==> flow/design.v (excerpt) <==
module battleship(
input wire clk,
input wire rst,  
input wire ARDUINO_A0,    
input wire ARDUINO_A1,    
input wire ARDUINO_A2,    
input wire ARDUINO_A3,    
output reg ARDUINO_IO0,   
output reg ARDUINO_IO1,   
output reg ARDUINO_IO2,   
output reg ARDUINO_IO6,   
output reg ARDUINO_IO7,   
output reg ARDUINO_IO8,   
output reg ARDUINO_IO9,   
output reg ARDUINO_IO10,  
output reg ARDUINO_IO11,  
output reg ARDUINO_A4,  
output reg ARDUINO_A5,  
output reg PMOD1_D0_P,  
output reg PMOD1_D0_N,  
output reg PMOD1_D1_P,  
output reg PMOD1_D1_N,  
output reg PMOD1_D2_P,  
output reg PMOD1_D2_N,  
output reg PMOD2_D0_P,  
output reg PMOD2_D0_N,  
output reg PMOD2_D1_P,  
output reg PMOD2_D2_P,  
output reg PMOD2_D2_N,  
output reg PMOD2_D3_P,  
output reg ARDUINO_IO3,   
output reg ARDUINO_IO4,   
output reg ARDUINO_IO5    
);
reg makeBoards;
reg make2DArray;
reg [7:0] playerOneBoard [0:2][0:2];     
reg [1:0] a;  
reg [1:0] b;  
reg [7:0] playerOneSHIPSBoard [0:2][0:2];  
reg [1:0] c;  
reg [1:0] d;  
reg [2:0] numShipsP1;
reg [2:0] hitsP1;
reg [7:0] playerTwoBoard [0:2][0:2];  
reg [1:0] e;  
reg [1:0] f;  
reg [7:0] playerTwoSHIPSBoard [0:2][0:2];  
reg [1:0] g;  
reg [1:0] h;  
reg [2:0] numShipsP2;
reg [2:0] hitsP2;
reg [2:0] playerTurn;
integer i, j;  
reg [3:0] nineStates; 
reg [3:0] nineStates2;
reg [5:0] gameLogicState;
reg [2:0] inputRow;  
reg [2:0] inputCol;  
reg [26:0] customCounter;  
reg customClk; 
reg [26:0] oneSecondCounter;  
reg oneSecondClk; 
reg [1:0] turnOnFirstBoard;
reg [1:0] turnOnSecondBoard;
localparam [26:0] DISP_DIV = 27'd24;
localparam [26:0] GAME_DIV = 27'd1249;
wire customTick    = (customCounter == DISP_DIV) && (customClk == 1'b0);
wire oneSecondTick = (oneSecondCounter == GAME_DIV) && (oneSecondClk == 1'b0);
always@(posedge clk)
begin
if (rst)
    begin
        customClk <= 0;
        customCounter <= 0;
    end
else if (customCounter == DISP_DIV)  
    begin
        customClk <= ~customClk;  
        customCounter <= 0;  
    end
else
  ...
For scale: about 1500 cells after synthesis, ~0.010 sq mm of cells after synthesis.
clock: 2.53 ns
lec_check: 0
abc_area: 1
cap_margin: 20
core_aspect_ratio: 0.5
core_margin: 2
core_utilization: 72
cts_cluster_diameter: 393
cts_cluster_size: 98
hold_slack_margin: 0.29
place_density: 0.37
slew_margin: 20
tns_end_percent: 5
run.sh (not shown) runs the stock make flow with config.mk's settings and CLKGATE_MAP_FILE=.
The baseline completed and failed the layout checks on negative setup slack.
Change:
ABC_AREA = default   (was 1)
CORE_UTILIZATION = 40   (was 72)
CTS_CLUSTER_DIAMETER = 329   (was 393)
HOLD_SLACK_MARGIN = default   (was 0.29)
PLACE_DENSITY = default   (was 0.37)
TNS_END_PERCENT = default   (was 5)
clock period = 5.0 ns   (was 2.53 ns; I/O delays follow)
Effect: Now the flow ran to the end with no violations; via count decreases by 33%; register-to-register slack is better by 1.3 ns; hold slack improved by 0.0087 ns; clock skew came out lower by 0.0060 ns; power fell by 52%; non-clock buffer count goes down by 93.
Change:
CORE_ASPECT_RATIO = default   (was 0.5)
CORE_UTILIZATION = 69   (was 40)
CTS_CLUSTER_DIAMETER = default   (was 329)
CTS_CLUSTER_SIZE = default   (was 98)
clock period = 3.41 ns   (was 5.0 ns; I/O delays follow)
What happened: Count of clock-buffer cells in the layout shrinks by 1. Clock skew is about the same. Sequential share of layout area shrinks by 0.51 points. Worst hold slack got worse by 0.0085 ns. Routed wire length shrinks by about 1.4%. Critical path depth grows by 2. Die area shrinks by 41%.
Change:
CORE_UTILIZATION = 40   (was 69)
clock period = 5.0 ns   (was 3.41 ns; I/O delays follow)
Outcome: Sequential power drops by 32%. Worst hold slack loses 0.0035 ns. Synthesized area stays the same. Total power drops by about 30%. Setup slack gains 0.67 ns. Cell area drops by 1.4%. Via count drops by about 5%.
Power and IR drop assume default switching activity.
